==> run C <==
==> flow/design.v (excerpt) <==
module bf16_unit
# (parameter G = 6) (
    input  clk,
    input  reset,
    input  [15:0] in1,
    input  [15:0] in2,
    input  [15:0] in3,
    input  [15:0] in4,
    input  [15:0] in5,
    input  [15:0] in6,
    input  [15:0] in7,
    input  [15:0] in8,
    input  [15:0] in9,
    input  [15:0] in10,
    input  [15:0] in11,
    input  [15:0] in12,
    input  [15:0] in13,
    input  [15:0] in14,
    input  [15:0] in15,
    input  [15:0] in16,
    input  [15:0] in17,
    input  [15:0] in18,
    input  [4:0] funct5,
    output wire [15:0] result
);
    reg [4:0] p1_funct5;
    reg [4:0] p2_funct5;
    reg [4:0] p3_funct5;
    reg [4:0] p4_funct5;
    reg [4:0] p5_funct5;
    reg [4:0] p6_funct5;
    reg [4:0] p7_funct5;
    reg [4:0] p8_funct5;
    reg [4:0] p9_funct5;
    reg [4:0] p10_funct5;
    reg [4:0] p11_funct5;
    reg [4:0] p12_funct5;
    reg [4:0] p13_funct5;
    reg [4:0] p14_funct5;
    reg [4:0] p15_funct5;
    reg [15:0] p1_in1;
    reg [15:0] p1_in2;
    reg [15:0] p1_in3;
    reg [15:0] p2_in1;
    reg [15:0] p2_in2;
    reg [15:0] p2_in3;
    reg [15:0] p3_in1;
    reg [15:0] p3_in2;
    reg [15:0] p3_in3;
    reg [15:0] p4_in1;
    reg [15:0] p4_in2;
    reg [15:0] p4_in3;
    reg [15:0] p5_in1;
    reg [15:0] p5_in2;
    reg [15:0] p5_in3;
    reg [15:0] p6_in1;
    reg [15:0] p6_in2;
    reg [15:0] p6_in3;
    reg [15:0] p7_in1;
    reg [15:0] p7_in2;
    reg [15:0] p7_in3; 
    reg [15:0] p8_in1;
    reg [15:0] p8_in2;
    reg [15:0] p8_in3; 
    reg [15:0] p9_in1;
    reg [15:0] p9_in2;
    reg [15:0] p9_in3; 
    wire [15:0] mux_mult_add_sub;
  ...
export LEC_CHECK = 0
export ABC_AREA = 0
export CAP_MARGIN = 20
export CORE_ASPECT_RATIO = 0.78
export CORE_MARGIN = 2
export CORE_UTILIZATION = 71
export GPL_TIMING_DRIVEN = 1
export MAX_ROUTING_LAYER = met4
export PLACE_DENSITY_LB_ADDON = 0.21
export SLEW_MARGIN = 20
create_clock -name core_clock -period 13.4 [get_ports {clk}]
run.sh (not shown) runs the stock make flow with config.mk's settings and CLKGATE_MAP_FILE=.
==> run Y (differences from run C) <==
ABC_AREA = unset   (was 0)
CORE_ASPECT_RATIO = unset   (was 0.78)
CORE_UTILIZATION = 45   (was 71)
GPL_TIMING_DRIVEN = unset   (was 1)
MAX_ROUTING_LAYER = unset   (was met4)
PLACE_DENSITY = 0.6   (was unset)
PLACE_DENSITY_LB_ADDON = unset   (was 0.21)
==> flow/constraint.sdc (replaced) <==
create_clock -name core_clock -period 7.67 [get_ports {clk}]
set_input_delay 1.5340 -clock core_clock [delete_from_list [all_inputs] [get_ports {clk}]]
set_output_delay 1.5340 -clock core_clock [all_outputs]
set_load 0.01 [all_outputs]
==> impl_results.rst <==
Metrics
=======

.. list-table::
   :header-rows: 1

   * - Metric
     - Value
   * - Status
     - timing/DRC/antenna clean
   * - Cell count after placement
     - 23,100
   * - Switching fraction of total power
     - 0.264
   * - Largest net degree at the start of global routing
     - 189
   * - Critical R2R Capture
     - bf16_SIMD.MULT6.s_alu_m[15]
   * - Via total after detailed routing
     - approximately 130k
   * - Filler instances
     - between 30,000 and 40,000
   * - Logic share of the area
     - 0.510
   * - Diode count
     - 4
   * - Die height
     - 611 um
   * - Total number of tap cells
     - 4,816
   * - Portion of total power attributed to sequential cells
     - 0.438
   * - First-pass GRT wire length
     - 662 mm
   * - End point of the critical path
     - result[0]
# the run above: run Y

==> impl_results.rst <==
Metrics
=======

.. list-table::
   :header-rows: 1

   * - Metric
     - Value
   * - Status
     - timing/DRC/antenna clean
   * - End point of the critical path
     - result[1]
   * - Critical R2R Capture
     - bf16_SIMD.MULT4.s_alu_m[13]
   * - Die height
     - 431 um
   * - Via total after detailed routing
     - 130,000
   * - Total number of tap cells
     - a little over 3,000
   * - Logic share of the area
     - 0.520
   * - Portion of total power attributed to sequential cells
     - 0.452
   * - Diode count
     - 25
   * - First-pass GRT wire length
     - 660 mm
# the run above: run C


---

==> v31: inputs <==
bf16_unit again, from the RTL that the note above started with.
// bf16_unit
module bf16_unit
# (parameter G = 6) (
    input  clk,
    input  reset,
    input  [15:0] in1,
    input  [15:0] in2,
    input  [15:0] in3,
    input  [15:0] in4,
    input  [15:0] in5,
    input  [15:0] in6,
    input  [15:0] in7,
    input  [15:0] in8,
    input  [15:0] in9,
    input  [15:0] in10,
    input  [15:0] in11,
    input  [15:0] in12,
    input  [15:0] in13,
    input  [15:0] in14,
    input  [15:0] in15,
    input  [15:0] in16,
    input  [15:0] in17,
    input  [15:0] in18,
    input  [4:0] funct5,
    output wire [15:0] result
);
    reg [4:0] p1_funct5;
    reg [4:0] p2_funct5;
    reg [4:0] p3_funct5;
    reg [4:0] p4_funct5;
    reg [4:0] p5_funct5;
    reg [4:0] p6_funct5;
    reg [4:0] p7_funct5;
    reg [4:0] p8_funct5;
    reg [4:0] p9_funct5;
    reg [4:0] p10_funct5;
    reg [4:0] p11_funct5;
    reg [4:0] p12_funct5;
    reg [4:0] p13_funct5;
    reg [4:0] p14_funct5;
    reg [4:0] p15_funct5;
    reg [15:0] p1_in1;
    reg [15:0] p1_in2;
    reg [15:0] p1_in3;
    reg [15:0] p2_in1;
    reg [15:0] p2_in2;
    reg [15:0] p2_in3;
    reg [15:0] p3_in1;
    reg [15:0] p3_in2;
    reg [15:0] p3_in3;
    reg [15:0] p4_in1;
    reg [15:0] p4_in2;
    reg [15:0] p4_in3;
    reg [15:0] p5_in1;
    reg [15:0] p5_in2;
    reg [15:0] p5_in3;
    reg [15:0] p6_in1;
    reg [15:0] p6_in2;
    reg [15:0] p6_in3;
    reg [15:0] p7_in1;
    reg [15:0] p7_in2;
    reg [15:0] p7_in3; 
    reg [15:0] p8_in1;
    reg [15:0] p8_in2;
    reg [15:0] p8_in3; 
    reg [15:0] p9_in1;
    reg [15:0] p9_in2;
    reg [15:0] p9_in3; 
    wire [15:0] mux_mult_add_sub;
    wire [15:0] mux_macc;
    wire [15:0] s_in1;
    wire [15:0] s_in2;
    wire [15:0] s_in3;
    bf16_SIMD_MACC bf16_SIMD(
      .clk(clk),
      .reset(reset),
      .in1(in1),
      .in2(in2),
      .in3(in3),
      .in4(in4),
      .in5(in5),
      .in6(in6),
      .in7(in7),
      .in8(in8),
      .in9(in9),
      .in10(in10),
      .in11(in11),
      .in12(in12),
      .in13(in13),
      .in14(in14),
      .in15(in15),
      .in16(in16),
      .in17(in17),
      .in18(in18),
      .result(mux_macc));
    decoder dec(
      .in1(p9_in1),
      .in2(p9_in2),
  ...
make LEC_CHECK=0 ABC_AREA=1 CAP_MARGIN=25 CELL_PAD_IN_SITES_DETAIL_PLACEMENT=1 CELL_PAD_IN_SITES_GLOBAL_PLACEMENT=3 CORE_ASPECT_RATIO=1.08 CORE_MARGIN=2 CORE_UTILIZATION=51 CTS_CLUSTER_DIAMETER=80 CTS_CLUSTER_SIZE=22 GPL_ROUTABILITY_DRIVEN=1 GPL_TIMING_DRIVEN=0 HOLD_SLACK_MARGIN=0.18 MAX_ROUTING_LAYER=met5 MIN_ROUTING_LAYER=met2 PLACE_DENSITY=0.85 SLEW_MARGIN=30 TNS_END_PERCENT=75 finish   # period 13.8 ns
==> inputs of v19, as changes to v31 <==
ABC_AREA = default   (was 1)
CAP_MARGIN = 20   (was 25)
CELL_PAD_IN_SITES_DETAIL_PLACEMENT = default   (was 1)
CELL_PAD_IN_SITES_GLOBAL_PLACEMENT = default   (was 3)
CORE_ASPECT_RATIO = default   (was 1.08)
CORE_UTILIZATION = 71   (was 51)
CTS_CLUSTER_DIAMETER = default   (was 80)
CTS_CLUSTER_SIZE = 14   (was 22)
GPL_ROUTABILITY_DRIVEN = default   (was 1)
GPL_TIMING_DRIVEN = default   (was 0)
HOLD_SLACK_MARGIN = default   (was 0.18)
MAX_ROUTING_LAYER = default   (was met5)
MIN_ROUTING_LAYER = default   (was met2)
PLACE_DENSITY = default   (was 0.85)
SLEW_MARGIN = 20   (was 30)
TNS_END_PERCENT = default   (was 75)
==> flow/constraint.sdc (replaced) <==
create_clock -name core_clock -period 5.92 [get_ports {clk}]
set_input_delay 1.1840 -clock core_clock [delete_from_list [all_inputs] [get_ports {clk}]]
set_output_delay 1.1840 -clock core_clock [all_outputs]
set_load 0.01 [all_outputs]
==> inputs of v37, as changes to v31 <==
ABC_AREA = default   (was 1)
CAP_MARGIN = 35   (was 25)
CELL_PAD_IN_SITES_DETAIL_PLACEMENT = default   (was 1)
CELL_PAD_IN_SITES_GLOBAL_PLACEMENT = default   (was 3)
CORE_ASPECT_RATIO = default   (was 1.08)
CORE_UTILIZATION = 72   (was 51)
CTS_CLUSTER_DIAMETER = default   (was 80)
CTS_CLUSTER_SIZE = 14   (was 22)
GPL_ROUTABILITY_DRIVEN = default   (was 1)
GPL_TIMING_DRIVEN = default   (was 0)
HOLD_SLACK_MARGIN = default   (was 0.18)
MAX_ROUTING_LAYER = default   (was met5)
MIN_ROUTING_LAYER = default   (was met2)
PLACE_DENSITY = default   (was 0.85)
PLACE_DENSITY_LB_ADDON = 0.29   (was default)
SLEW_MARGIN = 20   (was 30)
TNS_END_PERCENT = default   (was 75)
==> flow/constraint.sdc (replaced) <==
create_clock -name core_clock -period 4.8 [get_ports {clk}]
set_input_delay 0.9600 -clock core_clock [delete_from_list [all_inputs] [get_ports {clk}]]
set_output_delay 0.9600 -clock core_clock [all_outputs]
set_load 0.01 [all_outputs]
==> results.json <==
{
  "status": "did not finish",
  "haltStage": "3_1_place_gp_skip_io",
  "tool.error": "[ERROR GPL-0301] Utilization 122.214 % exceeds 100%.",
  "netlist_area_sq_um": 176000,
  "syn_avg_cell_area_sq_um": 6.83,
  "die_x_um": 569,
  "mappedNetlistNets": 27400,
  "synthDistinctLibCells": 80,
  "ys_seq_share": 0.366,
  "yosys-mux-area-fraction": 0.000626,
  "num_rows": 224,
  "top_cell_area_share": 0.366,
  "chipArea_sq_um": 349000,
  "core_area_sq_um": 344000,
  "simple_gate_share": 0.274
}
# the run above: v31

==> results.json <==
{
  "top_cell_area_share": 0.389,
  "simple_gate_share": 0.231,
  "synthDistinctLibCells": 96,
  "netlist_area_sq_um": 166000,
  "yosys-mux-area-fraction": 0.0532,
  "chipArea_sq_um": 237000,
  "hold_viol_final": 0,
  "timing.hold.ws_ns": 0.381,
  "die_x_um": 487,
  "syn_avg_cell_area_sq_um": 8.83,
  "status": "timing/DRC/antenna clean",
  "num_rows": 177,
  "synth_cells": 18800,
  "core_area_sq_um": 232000
}
# the run above: v19

==> results.json <==
{
  "status": "failed layout checks",
  "so_faults": "antenna violations, negative setup slack",
  "fin_ws_ns": -0.573,
  "core_area_sq_um": 229000,
  "syn_avg_cell_area_sq_um": 8.83,
  "finalSetupViolCount": 16,
  "simple_gate_share": 0.231,
  "num_rows": 176,
  "ant_nets": 1,
  "yosys-mux-area-fraction": 0.0532,
  "netlist_area_sq_um": 166000,
  "ys_seq_share": 0.389,
  "highest_layer": "met5",
  "ys_cells": 18800,
  "worstPathMaxFanout": 4,
  "die_x_um": 484,
  "mappedNetlistNets": 20400,
  "cts_buffer_depth": 4,
  "top_cell_area_share": 0.389
}
# the run above: v37

Power is estimated from default activity; no workload was simulated.
